==> flow/design.v (excerpt) <==
module PWM_duty_cycle (
    input clk,            
    input rst,            
    input pwm_in,         
    output reg [7:0] duty_cycle   
);
Size: ~42 flip-flops, roughly 11 I/O pins, roughly 42000 um^2 of cells after synthesis.
clock: 65.2 ns
lec_check: 0
abc_area: 1
cap_margin: 20
core_aspect_ratio: 0.93
core_margin: 2
core_utilization: 72
cts_cluster_size: 10
place_density: 0.38
slew_margin: 20
tns_end_percent: 10
run.sh (not shown) runs the stock make flow with config.mk's settings and CLKGATE_MAP_FILE=.
The starting point completed, yet does not pass: setup timing.
==> next run, changes <==
- ABC_AREA: 1 -> unset
- CORE_ASPECT_RATIO: 0.93 -> 0.5
- CORE_UTILIZATION: 72 -> 66
- CTS_CLUSTER_SIZE: 10 -> unset
- PLACE_DENSITY: 0.38 -> unset
- clock period: 65.2 -> 110.0 ns (I/O delays scaled with it)
After rerunning: The changed run passed the timing, design-rule and antenna checks; maximum frequency falls by 35%; first-iteration DRC count falls by 35%; worst hold slack gets better by 53 ps; count of clock-buffer cells in the layout is unchanged; synthesized area falls by 5.4%.

---

Setup of v33:
PWM_duty_cycle again, from the RTL that the note above started with.
make LEC_CHECK=0 CAP_MARGIN=20 CELL_PAD_IN_SITES_DETAIL_PLACEMENT=2 CELL_PAD_IN_SITES_GLOBAL_PLACEMENT=1 CORE_ASPECT_RATIO=0.66 CORE_MARGIN=7 CORE_UTILIZATION=52 CTS_CLUSTER_SIZE=65 GPL_ROUTABILITY_DRIVEN=0 GPL_TIMING_DRIVEN=0 HOLD_SLACK_MARGIN=0.2 MAX_ROUTING_LAYER=met4 MIN_ROUTING_LAYER=met2 PLACE_DENSITY_LB_ADDON=0.09 SETUP_SLACK_MARGIN=0.82 SLEW_MARGIN=20 finish   # period 179.0 ns
In the summary table, v33 is marked failed, with error DPL-0033 raised in detailed placement (3_5_place_dp).
Input changes introduced in v22 (baseline for comparison: v33):
Settings: a deleted SETUP_SLACK_MARGIN that had been 0.82; a deleted MAX_ROUTING_LAYER that had been met4; a change of CORE_UTILIZATION from 52 to 63; a deleted CTS_CLUSTER_SIZE that had been 65; a deleted CELL_PAD_IN_SITES_GLOBAL_PLACEMENT that had been 1; a deleted HOLD_SLACK_MARGIN that had been 0.2; a change of CORE_MARGIN from 7 to 2; a deleted CELL_PAD_IN_SITES_DETAIL_PLACEMENT that had been 2; a deleted MIN_ROUTING_LAYER that had been met2; a deleted GPL_TIMING_DRIVEN that had been 0; a deleted PLACE_DENSITY_LB_ADDON that had been 0.09; a deleted GPL_ROUTABILITY_DRIVEN that had been 0; a deleted CORE_ASPECT_RATIO that had been 0.66; a change of the clock period (ns, I/O delays scaled along) from 179.0 to 111.0.
Notes after the runs:
- v22 finished all stages; the layout is clean.
- Comparing v22 against v33, there is no change at all in combined area of all synthesized cells.
- Summary of v22 over v33: number of synthesized flops with an enable pin saw little to no change, number of rows in the core area saw an increase, synthesis area per yosys saw little to no change, adder-cell area share of the yosys netlist saw little to no change.
- Per the comparison of v22 with v33, floorplan die height up about 7%; number of cells produced by synthesis essentially unchanged; width of the die shows a reduction of 28%; full die area fell by 23%; pre-placement core utilization now larger.
- Comparing v22 against v33, there is no change at all in number of library cell types mapped by synthesis.
What v23 does differently from v22 at the input level:
Settings: a change of CORE_UTILIZATION from 63 to 65; an added CTS_CLUSTER_SIZE of 98; an added CTS_CLUSTER_DIAMETER of 363; an added PLACE_DENSITY of 0.36; an added ABC_AREA of 1; a change of the clock period (ns, I/O delays scaled along) from 111.0 to 52.7.
==> results <==
v23: DPL-0038 in clock tree synthesis (4_1_cts) -> run aborted. v23 vs. v22: count of state elements after synthesis now sits at about the same level, post-synthesis compound-gate area fraction now sits lower. When v23 is measured against v22, its area after synthesis turns out about 6% higher. The synthesized chip area reported by yosys of v23 is higher than that of v22. Row post-synthesis cell count: v23 higher / v22 lower. When v23 is measured against v22, its share of synthesized cell area in and, or, nand and nor gates turns out 17 points higher. v22 and v23 ended up with roughly the same sequential area share after synthesis. Cell count after placement grows by more than half when moving from v22 to v23.

---

Setup of build 72:
PWM_duty_cycle again, from the RTL that the note above started with.
==> flow/config.mk <==
export PLATFORM = sky130hd
export DESIGN_NAME = PWM_duty_cycle
export DESIGN_NICKNAME = PWM_duty_cycle
export VERILOG_FILES = /design/flow/design.v
export SDC_FILE = /design/flow/constraint.sdc
export NUM_CORES = 4
export LEC_CHECK = 0
export ABC_AREA = 1
export CAP_MARGIN = 20
export CELL_PAD_IN_SITES_DETAIL_PLACEMENT = 0
export CELL_PAD_IN_SITES_GLOBAL_PLACEMENT = 0
export CORE_MARGIN = 2
export CORE_UTILIZATION = 24
export CTS_CLUSTER_DIAMETER = 156
export CTS_CLUSTER_SIZE = 43
export GPL_TIMING_DRIVEN = 0
export MIN_ROUTING_LAYER = met1
export PLACE_DENSITY_LB_ADDON = 0.09
export SETUP_SLACK_MARGIN = 0.82
export SLEW_MARGIN = 20
export TNS_END_PERCENT = 5
==> flow/constraint.sdc <==
create_clock -name core_clock -period 62.0 [get_ports {clk}]
set_input_delay 12.4000 -clock core_clock [delete_from_list [all_inputs] [get_ports {clk}]]
set_output_delay 12.4000 -clock core_clock [all_outputs]
set_load 0.01 [all_outputs]
Every stage of build 72 finished as expected; the final checks, on the other hand, flagged negative setup slack, which means the layout fails.
Input-level comparison between build 38 and build 72:
Settings: removing TNS_END_PERCENT (formerly 5); removing CELL_PAD_IN_SITES_GLOBAL_PLACEMENT (formerly 0); removing CTS_CLUSTER_DIAMETER (formerly 156); removing GPL_TIMING_DRIVEN (formerly 0); changing CTS_CLUSTER_SIZE from 43 to 72; removing SETUP_SLACK_MARGIN (formerly 0.82); removing CELL_PAD_IN_SITES_DETAIL_PLACEMENT (formerly 0); changing CORE_UTILIZATION from 24 to 69; removing MIN_ROUTING_LAYER (formerly met1); removing PLACE_DENSITY_LB_ADDON (formerly 0.09); changing the clock period (ns, I/O delays scaled along) from 62.0 to 46.2.
### Flow results
- Changes observed in build 38 relative to build 72: count of input and output buffers level; area fraction in compound gates level; core area shrank by 66%; number of synthesized flops with an enable pin held steady.
- Build 38 vs. build 72: share of async-settable or async-resettable flops after synthesis essentially unchanged; number of rows created at floorplan lower; die area saw a decrease.
- Diff build 72..build 38 | mean instance size in the synthesized netlist | unchanged
- For chip height, dividing the value from build 38 by the value from build 72 gives 0.59.
- Delta (build 38 minus build 72): die width down 41%; core utilization before placement up 46 points.
- Tool error DPL-0038 stopped build 38 during detailed placement (3_5_place_dp); no final results.
diff inputs: build 38 => build 90
Settings: ABC_AREA no longer set, was 1; PLACE_DENSITY now 0.63, previously not set; CTS_CLUSTER_SIZE no longer set, was 72; CORE_UTILIZATION now 71, was 69; the clock period (ns, I/O delays scaled along) now 110.0, was 46.2.
### Flow results
- Build 90: flow completed, timing, DRC and antenna clean
- Higher post-synthesis adder-cell area fraction was reported by build 90, not build 38.
- Side by side, compound-gate portion of the synthesized area turned out higher in build 90 than in build 38.
- Delta (build 90 minus build 38): number of flip-flops and latches in the synthesized netlist level, post-synth area from yosys stat now sits lower.
- Build 90 gives less synthesized area than build 38 did.
- Changes observed in build 90 relative to build 38: mux share of post-synthesis cell area moved up; net count of the mapped netlist moved down.
[inputs] build 69 vs build 90
Settings: CORE_ASPECT_RATIO: unset -> 1.19; SETUP_SLACK_MARGIN: unset -> -2.0; SLEW_MARGIN: 20 -> 15; PLACE_DENSITY_LB_ADDON: unset -> 0.2; TNS_END_PERCENT: unset -> 70; CELL_PAD_IN_SITES_GLOBAL_PLACEMENT: unset -> 2; PLACE_DENSITY: 0.63 -> unset; CORE_UTILIZATION: 71 -> 68.
Results
- Build 69 | ERROR | global placement without I/O (3_1_place_gp_skip_io)
- Summary of the comparison: die extent in x is lower in build 69, relative to build 90.
- Taking build 90 as 1.0, build 69 lands at 1.11 on floorplan row count.
- On synthesized cell count, build 69 tracks build 90 almost exactly.
- | core region area | higher: build 69 |
- As of build 69, die size had risen by a few percent compared to build 90.
- Across both runs, floorplan utilization was lower for build 69 than for build 90.
Modified inputs, build 76 compared to build 69
Settings: PLACE_DENSITY_LB_ADDON now 0.05, was 0.2; CORE_ASPECT_RATIO now 0.73, was 1.19; TNS_END_PERCENT now 45, was 70.
==> comparison <==
[compare] base=build 69 new=build 76: average footprint of a synthesized cell level; mux share of post-synthesis cell area level; area share of fa/ha/maj cells after synthesis about even; parity-gate share of the synthesized area counting xor and xnor cells closely matched the old numbers.
Compared with build 69, build 76 shows a lower total core area.
Build 76 against build 69: horizontal die dimension has increased, die outline height has decreased, synthesized area has remained practically unchanged.
Build 76 and build 69: no clean run
Build 69: aborted in global placement without I/O (3_1_place_gp_skip_io) (tool error)
Of build 76 and build 69, it is build 76 that has the lower number of core rows.
Changes observed in build 76 relative to build 69: core utilization before placement +0.82 points, area of the die ~0 delta.
[inputs] build 68 vs build 76
Settings: changing CORE_UTILIZATION from 68 to 44; changing CORE_ASPECT_RATIO from 0.73 to 0.5; changing SLEW_MARGIN from 15 to 20; changing TNS_END_PERCENT from 45 to 10; removing CELL_PAD_IN_SITES_GLOBAL_PLACEMENT (formerly 2); setting GPL_ROUTABILITY_DRIVEN to 0 for the first time; changing CAP_MARGIN from 20 to 0; removing SETUP_SLACK_MARGIN (formerly -2.0).
- Taking build 76 as the reference, in build 68 synthesized netlist net count stayed essentially flat, cell total in the yosys stat output stayed essentially flat, proportion of synthesized area in mux cells stayed essentially flat, gate count of the mapped netlist stayed essentially flat, area of the core region rose by about 56%.
- Build 68 | stages: all done | timing, DRC, antenna: all pass
- Build 68 and build 76 ended up with roughly the same area after synthesis.
- Compared to build 76, build 68 has chip area 33,000 µm² higher.
- Build 76 → build 68: row count now larger, pre-placement core utilization now smaller, overall die width now larger, height of the chip now larger.

---

== rev 12 ==
Starting RTL as in the previous note.
Settings: LEC_CHECK=0, ABC_AREA=1, CAP_MARGIN=15, CORE_MARGIN=2, CORE_UTILIZATION=72, CTS_CLUSTER_DIAMETER=361, CTS_CLUSTER_SIZE=72, HOLD_SLACK_MARGIN=-0.1, SETUP_SLACK_MARGIN=3.08, SLEW_MARGIN=20; clock period 46.2 ns.
Status(rev 12) = ERROR, stage = detailed placement (3_5_place_dp)
Edits applied to the flow inputs when going from rev 12 to rev 13:
==> flow/config.mk <==
export PLATFORM = sky130hd
export DESIGN_NAME = PWM_duty_cycle
export DESIGN_NICKNAME = PWM_duty_cycle
export VERILOG_FILES = /design/flow/design.v
export SDC_FILE = /design/flow/constraint.sdc
export NUM_CORES = 4
export LEC_CHECK = 0
export ABC_AREA = 1
export CAP_MARGIN = 20
export CORE_MARGIN = 2
export CORE_UTILIZATION = 72
export PLACE_DENSITY = 0.38
export SLEW_MARGIN = 20
export TNS_END_PERCENT = 10
==> flow/constraint.sdc <==
create_clock -name core_clock -period 65.2 [get_ports {clk}]
set_input_delay 13.0400 -clock core_clock [delete_from_list [all_inputs] [get_ports {clk}]]
set_output_delay 13.0400 -clock core_clock [all_outputs]
set_load 0.01 [all_outputs]
==> comparison <==
Rev 13 finished all stages; layout check result: FAIL, due to setup timing.
Rev 12 → rev 13: count of distinct cell types in the synthesized netlist about even; number of I/O pins comparable; number of rows created at floorplan comparable; die area ~0 delta.
Per the comparison of rev 13 with rev 12, post-synth area from yosys stat about even, routability congestion estimate from global placement went down 0.056, average cell area after synthesis did not really move, number of standard cells after synthesis held.
Rev 12 -> rev 13: count of input and output buffers delta 0, exact match
